==> inputs of run a <==
==> flow/design.v (excerpt) <==
module EC_TOP(
    clk, rst_n, in_valid,
    in_Px, in_Py, in_Qx, in_Qy, in_prime, in_a,
    out_valid, out_Rx, out_Ry
);
==> flow/config.mk <==
export PLATFORM = sky130hd
export DESIGN_NAME = EC_TOP
export DESIGN_NICKNAME = EC_TOP
export VERILOG_FILES = /design/flow/design.v
export SDC_FILE = /design/flow/constraint.sdc
export NUM_CORES = 4
export LEC_CHECK = 0
export CAP_MARGIN = 20
export CORE_ASPECT_RATIO = 0.5
export CORE_MARGIN = 2
export CORE_UTILIZATION = 72
export CTS_CLUSTER_DIAMETER = 333
export CTS_CLUSTER_SIZE = 61
export SETUP_SLACK_MARGIN = 4.08
export SLEW_MARGIN = 20
==> flow/constraint.sdc <==
create_clock -name core_clock -period 30.3 [get_ports {clk}]
set_input_delay 6.0600 -clock core_clock [delete_from_list [all_inputs] [get_ports {clk}]]
set_output_delay 6.0600 -clock core_clock [all_outputs]
set_load 0.01 [all_outputs]
run.sh (not shown) runs the stock make flow with config.mk's settings and CLKGATE_MAP_FILE=.
==> run b: changes against run a <==
Settings changed: ABC_AREA from default to 1, CORE_ASPECT_RATIO 0.5 to default, CTS_CLUSTER_DIAMETER 333 to default, CTS_CLUSTER_SIZE 61 to default, PLACE_DENSITY from default to 0.42, SETUP_SLACK_MARGIN 4.08 to default.
==> flow/constraint.sdc (replaced) <==
create_clock -name core_clock -period 62.4 [get_ports {clk}]
set_input_delay 12.4800 -clock core_clock [delete_from_list [all_inputs] [get_ports {clk}]]
set_output_delay 12.4800 -clock core_clock [all_outputs]
set_load 0.01 [all_outputs]
==> comparison table <==
|  | run b | run a |
|---|---|---|
| Rows | 68 | 47 |
| Die footprint | 36600 µm² | 35800 µm² |
| Detailed placement HPWL | 60800 µm | 72900 µm |
| Standard cell area after detailed placement | 26000 µm² | 30500 µm² |
| Area share of the largest cell type after synthesis | 20.6% | 21.1% |
| Post-synthesis share of cell area spent on xor and xnor gates | 7.95% | 9.39% |
| Simple Share, Synth | 26.0% | 18.5% |
| Placed cell count | 4132 | 4094 |
| # Post-CTS Setup Buffers | 6 | 54 |
| Instance tally after logic synthesis | 3679 | 3098 |
| Most used standard cell by instance count after synthesis | sky130_fd_sc_hd__nand2_1 | sky130_fd_sc_hd__ha_1 |
| Number of distinct standard cells referenced by the synthesized netlist | 75 | 100 |
| X dimension of the die | 191 µm | 266 µm |
| Post-Synthesis Net Count | 4243 | 3662 |
| Final weighted congestion in routability-driven placement | 1.03 | 1.04 |
| Number of gates resized after CTS | 28 | 50 |
| Run status | timing/DRC/antenna clean | did not finish |
| Stage where the flow stopped | - | 5_1_grt |
| Summed standard-cell area reported by yosys | 25300 µm² | 24600 µm² |
| Yosys adder share | 29.2% | 30.0% |
| Register area share after synthesis | 10.9% | 11.2% |
| Die height | 191 µm | 135 µm |
| CORE AREA | 34500 µm² | 33400 µm² |
| Area fraction in compound gates after synthesis | 14.1% | 20.1% |
| Mux contribution to synthesized area | 0.564% | 4.76% |

========
==> xenon <==
EC_TOP again, from the RTL that the note above started with.
export LEC_CHECK = 0
export CAP_MARGIN = 20
export CELL_PAD_IN_SITES_DETAIL_PLACEMENT = 2
export CELL_PAD_IN_SITES_GLOBAL_PLACEMENT = 3
export CORE_ASPECT_RATIO = 1.04
export CORE_MARGIN = 2
export CORE_UTILIZATION = 40
export GPL_ROUTABILITY_DRIVEN = 0
export HOLD_SLACK_MARGIN = -0.04
export MAX_ROUTING_LAYER = met4
export SETUP_SLACK_MARGIN = 1.59
export SLEW_MARGIN = 20
create_clock -name core_clock -period 66.5 [get_ports {clk}]
==> inputs of delta, as changes to xenon <==
CELL_PAD_IN_SITES_DETAIL_PLACEMENT = unset   (was 2)
CELL_PAD_IN_SITES_GLOBAL_PLACEMENT = unset   (was 3)
CORE_ASPECT_RATIO = unset   (was 1.04)
GPL_ROUTABILITY_DRIVEN = unset   (was 0)
HOLD_SLACK_MARGIN = unset   (was -0.04)
MAX_ROUTING_LAYER = unset   (was met4)
SETUP_SLACK_MARGIN = unset   (was 1.59)
==> flow/constraint.sdc (replaced) <==
create_clock -name core_clock -period 77.0 [get_ports {clk}]
set_input_delay 15.4000 -clock core_clock [delete_from_list [all_inputs] [get_ports {clk}]]
set_output_delay 15.4000 -clock core_clock [all_outputs]
set_load 0.01 [all_outputs]
==> inputs of garnet, as changes to xenon <==
CELL_PAD_IN_SITES_DETAIL_PLACEMENT = unset   (was 2)
CELL_PAD_IN_SITES_GLOBAL_PLACEMENT = unset   (was 3)
CORE_ASPECT_RATIO = unset   (was 1.04)
CORE_UTILIZATION = 71   (was 40)
CTS_CLUSTER_DIAMETER = 141   (was unset)
CTS_CLUSTER_SIZE = 81   (was unset)
GPL_ROUTABILITY_DRIVEN = unset   (was 0)
HOLD_SLACK_MARGIN = unset   (was -0.04)
MAX_ROUTING_LAYER = unset   (was met4)
PLACE_DENSITY_LB_ADDON = 0.25   (was unset)
SETUP_SLACK_MARGIN = unset   (was 1.59)
TNS_END_PERCENT = 5   (was unset)
==> flow/constraint.sdc (replaced) <==
create_clock -name core_clock -period 59.2 [get_ports {clk}]
set_input_delay 11.8400 -clock core_clock [delete_from_list [all_inputs] [get_ports {clk}]]
set_output_delay 11.8400 -clock core_clock [all_outputs]
set_load 0.01 [all_outputs]
==> results <==
delta ran to the end with no violations. garnet finished but failed the layout checks on capacitance limit, slew limit, setup timing. xenon completed without violations.
Sequential share of layout area: delta > garnet > xenon.
Cell count: xenon > delta > garnet.
Between garnet and delta, the lower worst hold slack is in delta (gap 7.7 ps).
The highest routed wire length belongs to xenon, the lowest to delta.
